==> flow/design.v <==
`timescale 1ns / 1ns
`timescale 1ns / 1ns
module alu #(
    parameter DATA_WIDTH = 16
) (
    input [DATA_WIDTH-1:0] data_in1,
    data_in2,
    input [1:0] op,
    output reg [DATA_WIDTH-1:0] data_out,
    output [2:0] flag
);
  reg carry;
  wire zero, neg;
  wire [16:0] data_in1_add, data_in2_add;
  assign data_in1_add = data_in1;
  assign data_in2_add = data_in2;
  always @(*) begin
    case (op)
      2'b00: {carry, data_out} = {1'b0, ~(data_in1 | data_in2)};
      2'b01: {carry, data_out} = data_in1_add + data_in2_add;
      2'b10: {carry, data_out} = {1'b0, data_in1};
      2'b11: {carry, data_out} = {1'b0, (data_in2 >> 1)};
    endcase
  end
  assign zero = ~(|data_out);
  assign neg  = data_out[DATA_WIDTH-1];
  assign flag = {zero, neg, carry};
endmodule
`timescale 1ns / 1ns
module register #(
    parameter N = 16
) (
    input clk,
    rst,
    en,
    input [N-1:0] data_in,
    output reg [N-1:0] data_out
);
  always @(posedge clk, negedge rst) begin
    if (!rst) begin
      data_out <= 0;
    end else begin
      if (en) begin
        data_out <= data_in;
      end
    end
  end
endmodule
`timescale 1ns / 1ns
module registerfile #(
    parameter N = 16,
    M = 5
) (
    input clk,
    en,
    input [N-1:0] wr_data,
    input [M-1:0] addr,
    output [N-1:0] rd_data
);
  reg [N-1:0] mem[(2**M)-1:0];
  assign rd_data = (addr == 29) ? 0 : ( (addr == 30) ? 16'h1 : ( (addr == 31) ? 16'hffff : mem[addr]));
  always @(posedge clk) begin
    if (en) begin
      mem[addr] <= wr_data;
    end
  end
endmodule
`timescale 1ns / 1ns
 `timescale 1ns / 1ns
module state (
    input            clk,
    rst,
    input      [2:0] op,
    output reg [3:0] state,
    input      [2:0] flag
);
  reg [3:0] nextstate;
  reg       br;
  always @(*) begin
    case (state)
      4'b0000: begin
        if (op == 3'b000) begin
          nextstate = 4'b0001;
        end else if (op == 3'b001) begin
          nextstate = 4'b0010;
        end else if (op == 3'b010) begin
          nextstate = 4'b0011;
        end else if (op == 3'b011) begin
          nextstate = 4'b1010;
        end else if (op == 3'b100) begin
          nextstate = 4'b0100;
        end else if (op == 3'b101) begin
          nextstate = 4'b0101;
        end else if (op == 3'b110) begin
          nextstate = 4'b1000;
        end else nextstate = 4'b0111;
      end
      4'b0001: begin
        nextstate = 4'b1010;
      end
      4'b0010: nextstate = 4'b1010;
      4'b0011: nextstate = 4'b1010;
      4'b0100: nextstate = 4'b1010;
      4'b0101: nextstate = 4'b0110;
      4'b0110: nextstate = 4'b1010;
      4'b0111: nextstate = 4'b1010;
      4'b1000:
      if (br) nextstate = 4'b1001;
      else nextstate = 4'b1010;
      4'b1001: nextstate = 4'b0000;
      4'b1010: nextstate = 4'b0000;
      default: nextstate = 4'b0000;
    endcase   
  end
  always @(posedge clk, negedge rst) begin
    if (!rst) begin
      state <= 4'b0000;
    end else begin
      state <= nextstate;
    end
  end
  always @(*) begin
    case (op)
      3'h0: br = 0;
      3'h1: br = flag[0];
      3'h2: br = flag[1];
      3'h3: br = flag[1] | flag[0];
      3'h4: br = flag[2];
      3'h5: br = flag[2] | flag[0];
      3'h6: br = flag[2] | flag[1];
      3'h7: br = 1;
      default: br = 0;
    endcase   
  end   
endmodule   
`timescale 1ns / 1ns
 `timescale 1ns / 1ns
module decode (
    input [2:0] op,
    input [3:0] state,
    output reg [13:0] dec
);
  always @(*) begin
    case (state)
      4'b0000: begin
        if (op == 3'b110) begin
          dec = 14'b1_1_x_x_xx_xx_1_0_0_1_0_0;
        end else if (op == 3'b101) begin
          dec = 14'b1_1_x_x_xx_xx_1_0_0_0_0_0;
        end else if (op == 3'b011) begin
          dec = 14'bx_1_0_x_1x_xx_0_0_1_0_0_0;
        end else begin
          dec = 14'bx_1_x_x_xx_xx_0_0_0_1_0_0;
        end
      end
      4'b0001: dec = 14'bx_1_x_1_xx_00_0_1_0_0_1_0;
      4'b0010: dec = 14'bx_1_x_1_xx_01_0_1_0_0_1_0;
      4'b0011: dec = 14'bx_0_x_0_1x_xx_0_1_0_0_0_0;
      4'b0100: dec = 14'bx_0_x_x_xx_xx_0_0_0_0_0_1;
      4'b0101: dec = 14'b1_1_x_0_00_xx_1_1_0_0_0_0;
      4'b0110: dec = 14'b1_1_x_0_01_xx_0_1_0_0_0_0;
      4'b1000: dec = 14'bx_1_1_x_xx_xx_0_0_1_0_0_0;
      4'b1001: dec = 14'b0_1_x_x_xx_xx_1_0_0_0_0_0;
      4'b0111: dec = 14'bx_1_x_1_xx_11_0_1_0_0_1_0;
      4'b1011: dec = 14'bx_1_0_x_xx_xx_0_0_0_0_0_1;
      4'b1010: dec = 14'b1_1_x_x_xx_xx_1_0_0_0_0_0;
      default: dec = 14'b0;
    endcase
  end
endmodule
`timescale 1ns / 1ns
module Temple #(
    parameter ADDR_WIDTH = 16,
    parameter DATA_WIDTH = 16
) (
    input                   clk,
    rst,
    output [ADDR_WIDTH-1:0] addr,
    input  [          15:0] rd_data,
    output [          15:0] wr_data,
    output                  en
);
  wire [15:0] pc_sel_data, acc_sel_data, reg_sel_data, imm_sel_data;
  wire [15:0] pc_out, add_out, acc_out;
  wire [15:0] regfile_out, rf_out, alu_out;
  wire [2:0] flag_out, alu_flag;
  wire pc_sel, acc_sel, reg_sel, addr_sel;
  wire pc_en, acc_en, regfile_en, flag_en, rf_en;
  wire [1:0] imm_sel, alu_op;
  wire [ 2:0] op;
  wire [ 3:0] state;
  wire [13:0] dec;
  wire [ 4:0] regfile_addr;
  wire [ 7:0] half_imm_data;
  assign {pc_sel,addr_sel,reg_sel,acc_sel,imm_sel[1:0],alu_op[1:0],pc_en,acc_en,regfile_en,rf_en,flag_en,en} = dec;
  state statemachine (
      .clk(clk),
      .rst(rst),
      .op(op),
      .state(state),
      .flag(flag_out)
  );
  decode decode (
      .op(op),
      .state(state),
      .dec(dec)
  );
  register PC (
      .clk(clk),
      .rst(rst),
      .en(pc_en),
      .data_in(pc_sel_data),
      .data_out(pc_out)
  );
  register Acc (
      .clk(clk),
      .rst(rst),
      .en(acc_en),
      .data_in(acc_sel_data),
      .data_out(acc_out)
  );
  register #(
      .N(3)
  ) flag (
      .clk(clk),
      .rst(rst),
      .en(flag_en),
      .data_in(alu_flag),
      .data_out(flag_out)
  );
  register regi (
      .clk(clk),
      .rst(rst),
      .en(rf_en),
      .data_in(regfile_out),
      .data_out(rf_out)
  );
  alu alu (
      .data_in1(rf_out),
      .data_in2(acc_out),
      .op(alu_op),
      .data_out(alu_out),
      .flag(alu_flag)
  );
  registerfile regfile (
      .clk(clk),
      .en(regfile_en),
      .wr_data(reg_sel_data),
      .rd_data(regfile_out),
      .addr(regfile_addr)
  );
  assign pc_sel_data = (pc_sel) ? add_out : rf_out;
  assign add_out = pc_out + 16'h1;
  assign acc_sel_data = (acc_sel) ? alu_out : imm_sel_data;
  assign reg_sel_data = (reg_sel) ? add_out : acc_out;
  assign addr = addr_sel ? {pc_out[15:1], 1'b0} : {rf_out[15:1], 1'b0};
  assign wr_data = acc_out;
  assign op = (pc_out[0]) ? rd_data[15:13] : rd_data[7:5];
  assign regfile_addr = (pc_out[0]) ? rd_data[12:8] : rd_data[4:0];
  assign half_imm_data = (pc_out[0]) ? rd_data[15:8] : rd_data[7:0];
  assign imm_sel_data = (imm_sel[1]) ? rd_data[15:0] : ( (imm_sel[0]) ? {half_imm_data, acc_out[7:0]} : {acc_out[15:8], half_imm_data});
endmodule   
make LEC_CHECK=0 CAP_MARGIN=20 CORE_MARGIN=2 CORE_UTILIZATION=68 CTS_CLUSTER_SIZE=36 SLEW_MARGIN=20 finish   # period 5.78 ns
run.sh (not shown) runs the stock make flow with config.mk's settings and CLKGATE_MAP_FILE=.
Edit:
--- a/flow/config.mk
+++ b/flow/config.mk
@@ -9,4 +9,5 @@
 export CORE_MARGIN = 2
 export CORE_UTILIZATION = 68
-export CTS_CLUSTER_SIZE = 36
+export CTS_CLUSTER_SIZE = 24
+export SETUP_SLACK_MARGIN = 0.49
 export SLEW_MARGIN = 20
==> flow/constraint.sdc (replaced) <==
create_clock -name core_clock -period 3.17 [get_ports {clk}]
set_input_delay 0.6340 -clock core_clock [delete_from_list [all_inputs] [get_ports {clk}]]
set_output_delay 0.6340 -clock core_clock [all_outputs]
set_load 0.01 [all_outputs]
Effect: Total power went up by well over a third. Sequential power rose by well over a third. Hold slack loses 0.011 ns. Via count grows by roughly a tenth. Clock power climbs by well over a third. Die size stays the same. Critical path depth climbs by 2. Setup slack loses 0.54 ns. Register-to-register slack is worse by 1.2 ns.
Edit:
--- a/flow/config.mk
+++ b/flow/config.mk
@@ -8,6 +8,4 @@
 export CAP_MARGIN = 20
 export CORE_MARGIN = 2
-export CORE_UTILIZATION = 68
-export CTS_CLUSTER_SIZE = 24
-export SETUP_SLACK_MARGIN = 0.49
+export CORE_UTILIZATION = 59
 export SLEW_MARGIN = 20
==> flow/constraint.sdc (replaced) <==
create_clock -name core_clock -period 4.75 [get_ports {clk}]
set_input_delay 0.9500 -clock core_clock [delete_from_list [all_inputs] [get_ports {clk}]]
set_output_delay 0.9500 -clock core_clock [all_outputs]
set_load 0.01 [all_outputs]
The changed run finished with timing, DRC and antenna clean.
Design area shrinks by 8.4%.
First-iteration DRC count shrinks by 40%.
Via count shrinks by 17%.
Die area grows by 15%.
Combinational power shrinks by 55%.
Clock skew is about the same.
Synthesized cell count is unchanged.
Register-to-register slack gains 0.62 ns.
Routed wire length shrinks by 22%.
Edit:
--- a/flow/config.mk
+++ b/flow/config.mk
@@ -8,4 +8,5 @@
 export CAP_MARGIN = 20
 export CORE_MARGIN = 2
-export CORE_UTILIZATION = 59
+export CORE_UTILIZATION = 43
+export PLACE_DENSITY = 0.6
 export SLEW_MARGIN = 20
==> flow/constraint.sdc (replaced) <==
create_clock -name core_clock -period 5.54 [get_ports {clk}]
set_input_delay 1.1080 -clock core_clock [delete_from_list [all_inputs] [get_ports {clk}]]
set_output_delay 1.1080 -clock core_clock [all_outputs]
set_load 0.01 [all_outputs]
The changed run ran to the end with no violations.
Sequential power is lower by about a fifth.
Via count is lower slightly.
Die size is higher by well over a third.
Wire length hardly moves.
Count of clock-buffer cells in the layout is higher by 2.
Cell area is higher slightly.
Power is lower by about a fifth.
Worst setup slack is worse by 0.065 ns.
Critical path depth is lower by 1.
Synthesized cell count does not change.
No activity file was given, so power comes from the tool's default toggle rates.
